==> flow/design.v (excerpt) <==
module neuron_intra_Nbits #(
    parameter N = 16,
    parameter N_INPUTS = 16,
    parameter LOG_N_INPUTS = 4  
) (
    input  wire                         clk,
    input  wire                         rst,
    input  wire                         en,
    input  wire signed [N*N_INPUTS-1:0] W,     
    input  wire signed [N*N_INPUTS-1:0] X_N,   
    output reg signed [         N-1:0] Out
);
  wire signed [2*N*N_INPUTS-1:0] prod;
  wire signed [         N-1:0] act_out;
  genvar i;
  generate
    for (i = 0; i < N_INPUTS; i = i + 1) begin : mults
      wire signed [N-1:0] Wi;
      wire signed [N-1:0] Xi;
      assign Wi = W[i*N+:N];
      assign Xi = X_N[i*N+:N];
      assign prod[i*2*N+:2*N] = Wi * Xi;
    end
  endgenerate
  genvar j, k;
  generate
    for (j = 0; j < LOG_N_INPUTS; j = j + 1) begin : ADDER_TREE
      wire signed [2*N*(N_INPUTS >> (j+1))-1:0] sum_stage;
      if(j == 0) begin
        for (k = 0; k < (N_INPUTS >> (j+1)); k = k + 1) begin : STAGE0
          assign sum_stage[2*k*N+:2*N] = prod[2*k*2*N+:2*N] + prod[(2*k+1)*2*N+:2*N];
        end
      end else begin
        for (k = 0; k < (N_INPUTS >> (j+1)); k = k + 1) begin : STAGEJ
          assign sum_stage[2*k*N+:2*N] = ADDER_TREE[j-1].sum_stage[2*k*2*N+:2*N] + ADDER_TREE[j-1].sum_stage[(2*k+1)*2*N+:2*N];
        end
      end
    end
    wire signed [2*N-1:0] sum_all;
    assign sum_all = ADDER_TREE[LOG_N_INPUTS-1].sum_stage;
  endgenerate
  reg signed [2*N-1:0] acc;
  always @(posedge clk or posedge rst) begin
    if (rst) begin
		acc <= 0;
		Out <= 0;
	 end
    else if (en) begin
		acc <= sum_all;
		Out <= act_out;
	 end
  end
  localparam signed [N-1:0] MAX_VAL = {1'b0, {(N-1){1'b1}}};  
  assign act_out = (acc < 0) ? 0 : (acc > MAX_VAL) ? MAX_VAL : acc;
endmodule
Size: about 16000 cells after synthesis, ~48 flip-flops, ~530 I/O pins, roughly 160000 um2 of cells after synthesis.
Settings: LEC_CHECK=0, CAP_MARGIN=15, CELL_PAD_IN_SITES_DETAIL_PLACEMENT=0, CELL_PAD_IN_SITES_GLOBAL_PLACEMENT=0, CORE_MARGIN=2, CORE_UTILIZATION=72, CTS_CLUSTER_DIAMETER=234, CTS_CLUSTER_SIZE=34, GPL_ROUTABILITY_DRIVEN=1, HOLD_SLACK_MARGIN=0.28, MAX_ROUTING_LAYER=met5, SETUP_SLACK_MARGIN=-0.58, SLEW_MARGIN=20, TNS_END_PERCENT=40; clock period 8.92 ns.
run.sh (not shown) runs the stock make flow with config.mk's settings and CLKGATE_MAP_FILE=.
The baseline completed and failed the layout checks on setup timing.
Rerun with:
Settings changed: CAP_MARGIN 15 to 40, CELL_PAD_IN_SITES_DETAIL_PLACEMENT 0 to not set, CELL_PAD_IN_SITES_GLOBAL_PLACEMENT 0 to not set, CTS_CLUSTER_DIAMETER 234 to not set, CTS_CLUSTER_SIZE 34 to not set, GPL_ROUTABILITY_DRIVEN 1 to not set, HOLD_SLACK_MARGIN 0.28 to not set, MAX_ROUTING_LAYER met5 to not set, SETUP_SLACK_MARGIN -0.58 to -0.05, TNS_END_PERCENT 40 to not set.
Clock period 8.92 ns to 9.16 ns, I/O delays scaled along.
- The new run stopped in 5_1_grt with ODB-0269
- synthesized area is unchanged
- synthesized cell count stays the same
- die size is unchanged
Rerun with:
Settings changed: ABC_AREA set to 0, CAP_MARGIN 40 to 10, SETUP_SLACK_MARGIN -0.05 to 2.22, TNS_END_PERCENT set to 10.
Clock period 9.16 ns to 7.39 ns, I/O delays scaled along.
Effect:
- The changed run completed and failed the layout checks on setup timing
- synthesized cell count is unchanged
- die area is unchanged
- area after synthesis does not change
Rerun with:
Settings changed: ABC_AREA 0 to not set, CAP_MARGIN 10 to 20, CORE_UTILIZATION 72 to 70, SETUP_SLACK_MARGIN 2.22 to not set, TNS_END_PERCENT 10 to not set.
Clock period 7.39 ns to 13.3 ns, I/O delays scaled along.
The changed run ran to the end with no violations.
Area after synthesis is unchanged.
Utilization is lower by 6.4 points.
Count of clock-buffer cells in the layout is unchanged.
Cell area is lower by 4.7%.
Wire length is lower by about 3%.
Worst hold slack is worse by 0.019 ns.
First-iteration DRC count is lower by about 5%.
Non-clock buffer count is lower by 883.
Synthesized cell count is unchanged.
